==> v30: inputs <==
## alu16_top
module alu16_top(clk, valA, valB, aluop, sub, lr, cc, result);
clock: 2.27 ns
lec_check: 0
cap_margin: 5
core_margin: 2
core_utilization: 70
cts_cluster_diameter: 246
cts_cluster_size: 37
hold_slack_margin: -0.08
place_density: 0.62
slew_margin: 20
run.sh (not shown) runs the stock make flow with config.mk's settings and CLKGATE_MAP_FILE=.
==> v14 (differences from v30) <==
CAP_MARGIN = 20   (was 5)
CORE_UTILIZATION = 25   (was 70)
CTS_CLUSTER_DIAMETER = default   (was 246)
CTS_CLUSTER_SIZE = default   (was 37)
HOLD_SLACK_MARGIN = default   (was -0.08)
PLACE_DENSITY = default   (was 0.62)
==> flow/constraint.sdc (replaced) <==
create_clock -name core_clock -period 4.55 [get_ports {clk}]
set_input_delay 0.9100 -clock core_clock [delete_from_list [all_inputs] [get_ports {clk}]]
set_output_delay 0.9100 -clock core_clock [all_outputs]
set_load 0.01 [all_outputs]
==> qor summary <==
| metric | v14 | v30 |
|---|---|---|
| Total standard cell area after synthesis | 0.00672 sq mm | 0.00672 sq mm |
| Most popular library cell in the synthesized design by count | a21oi_1 | a21oi_1 |
| Flops after synth | 57 | 57 |
| Post-synth top flop | dfxtp_1 | dfxtp_1 |
| Distinct lib cells | 84 | 84 |
| Die width | 168 um | 102 um |
| Yosys synthesis warning count | 1 | 1 |
| Core utilization at floorplan | 0.252 | 0.724 |
| Total I/O pin count | 59 | 59 |
| Adder and majority cell fraction of the synthesized area | 0.119 | 0.119 |
| Outcome | finished clean | stopped before the end |
| Stage where the flow stopped | - | 3_5_place_dp |
| Mean cell area of the mapped netlist | 7.87 sq um | 7.87 sq um |
| # rows | 60 | 35 |
| Xor/xnor share | 0.0365 | 0.0365 |
| Post-synth top area share | 0.170 | 0.170 |
| DIE AREA | 0.0282 sq mm | 0.0104 sq mm |
| Synth async-reset ratio | 0 | 0 |
| Standard cell core area | 0.0267 sq mm | 0.00928 sq mm |
| Vertical die dimension | 168 um | 102 um |
| Buffers on Ports | 58 | 58 |
| Last weighted congestion value of the routability-driven placer | 1.07 | 1.33 |
| Post-synthesis compound-gate area fraction | 0.293 | 0.293 |
| Flip-flops with a built-in enable | 0 | 0 |
| Summed standard-cell area reported by yosys | 0.00672 sq mm | 0.00672 sq mm |

========
==> inputs of run a <==
Starting RTL as in the previous note.
==> flow/config.mk <==
export PLATFORM = sky130hd
export DESIGN_NAME = alu16_top
export DESIGN_NICKNAME = alu16_top
export VERILOG_FILES = /design/flow/design.v
export SDC_FILE = /design/flow/constraint.sdc
export NUM_CORES = 4
export LEC_CHECK = 0
export CAP_MARGIN = 15
export CELL_PAD_IN_SITES_DETAIL_PLACEMENT = 2
export CORE_MARGIN = 2
export CORE_UTILIZATION = 40
export GPL_TIMING_DRIVEN = 0
export HOLD_SLACK_MARGIN = 0.12
export MAX_ROUTING_LAYER = met5
export MIN_ROUTING_LAYER = met2
export SLEW_MARGIN = 20
export TNS_END_PERCENT = 5
==> flow/constraint.sdc <==
create_clock -name core_clock -period 3.1 [get_ports {clk}]
set_input_delay 0.6200 -clock core_clock [delete_from_list [all_inputs] [get_ports {clk}]]
set_output_delay 0.6200 -clock core_clock [all_outputs]
set_load 0.01 [all_outputs]
==> inputs of run b, as changes to run a <==
==> flow/config.mk (replaced) <==
export PLATFORM = sky130hd
export DESIGN_NAME = alu16_top
export DESIGN_NICKNAME = alu16_top
export VERILOG_FILES = /design/flow/design.v
export SDC_FILE = /design/flow/constraint.sdc
export NUM_CORES = 4
export LEC_CHECK = 0
export CAP_MARGIN = 20
export CORE_MARGIN = 2
export CORE_UTILIZATION = 72
export CTS_CLUSTER_DIAMETER = 392
export CTS_CLUSTER_SIZE = 100
export SLEW_MARGIN = 20
==> flow/constraint.sdc (replaced) <==
create_clock -name core_clock -period 3.67 [get_ports {clk}]
set_input_delay 0.7340 -clock core_clock [delete_from_list [all_inputs] [get_ports {clk}]]
set_output_delay 0.7340 -clock core_clock [all_outputs]
set_load 0.01 [all_outputs]
==> inputs of run c, as changes to run a <==
==> flow/config.mk (replaced) <==
export PLATFORM = sky130hd
export DESIGN_NAME = alu16_top
export DESIGN_NICKNAME = alu16_top
export VERILOG_FILES = /design/flow/design.v
export SDC_FILE = /design/flow/constraint.sdc
export NUM_CORES = 4
export LEC_CHECK = 0
export ABC_AREA = 1
export CAP_MARGIN = 20
export CORE_ASPECT_RATIO = 1.17
export CORE_MARGIN = 2
export CORE_UTILIZATION = 58
export GPL_ROUTABILITY_DRIVEN = 1
export MIN_ROUTING_LAYER = met1
export SLEW_MARGIN = 20
==> flow/constraint.sdc (replaced) <==
create_clock -name core_clock -period 2.87 [get_ports {clk}]
set_input_delay 0.5740 -clock core_clock [delete_from_list [all_inputs] [get_ports {clk}]]
set_output_delay 0.5740 -clock core_clock [all_outputs]
set_load 0.01 [all_outputs]
==> results <==
| metric | run c | run a | run b |
|---|---|---|---|
| Total placed cells including tap cells | 1280 | 1133 | 1140 |
| Post-Place Cell Area | 7865 sq um | 7667 sq um | 8577 sq um |
| Arithmetic-cell share of the synthesized area counting full adders, half adders and majority gates | 13.32% | 11.92% | 11.92% |
| Die footprint | 11200 sq um | 17850 sq um | 10120 sq um |
| Post-synth top area cell | nand2_1 | dfxtp_1 | dfxtp_1 |
| Area share of xor/xnor cells in the synthesized design | 2.331% | 3.649% | 3.649% |
| Quantity of gates resized following cts | 27 | 184 | - |
| Die Ht | 114.1 microns | 133.6 microns | 100.6 microns |
| Worst slack after detailed placement | -0.4765 ns | -2.283 ns | -0.3738 ns |
| Final HPWL DP | 18960 microns | 33290 microns | 24670 microns |
| Run status | complete, but fails checks | aborted with a tool error | aborted with a tool error |
| Stage where the flow stopped | - | global routing (5_1_grt) | clock tree synthesis (4_1_cts) |
| Reasons for failing layout checks | setup timing | - | - |
| CTS Hold Buffers Added | 0 | 0 | - |
| Floorplan die width | 98.12 microns | 133.6 microns | 100.6 microns |
| Core utilization at floorplan | 59.16% | 40.67% | 73.42% |
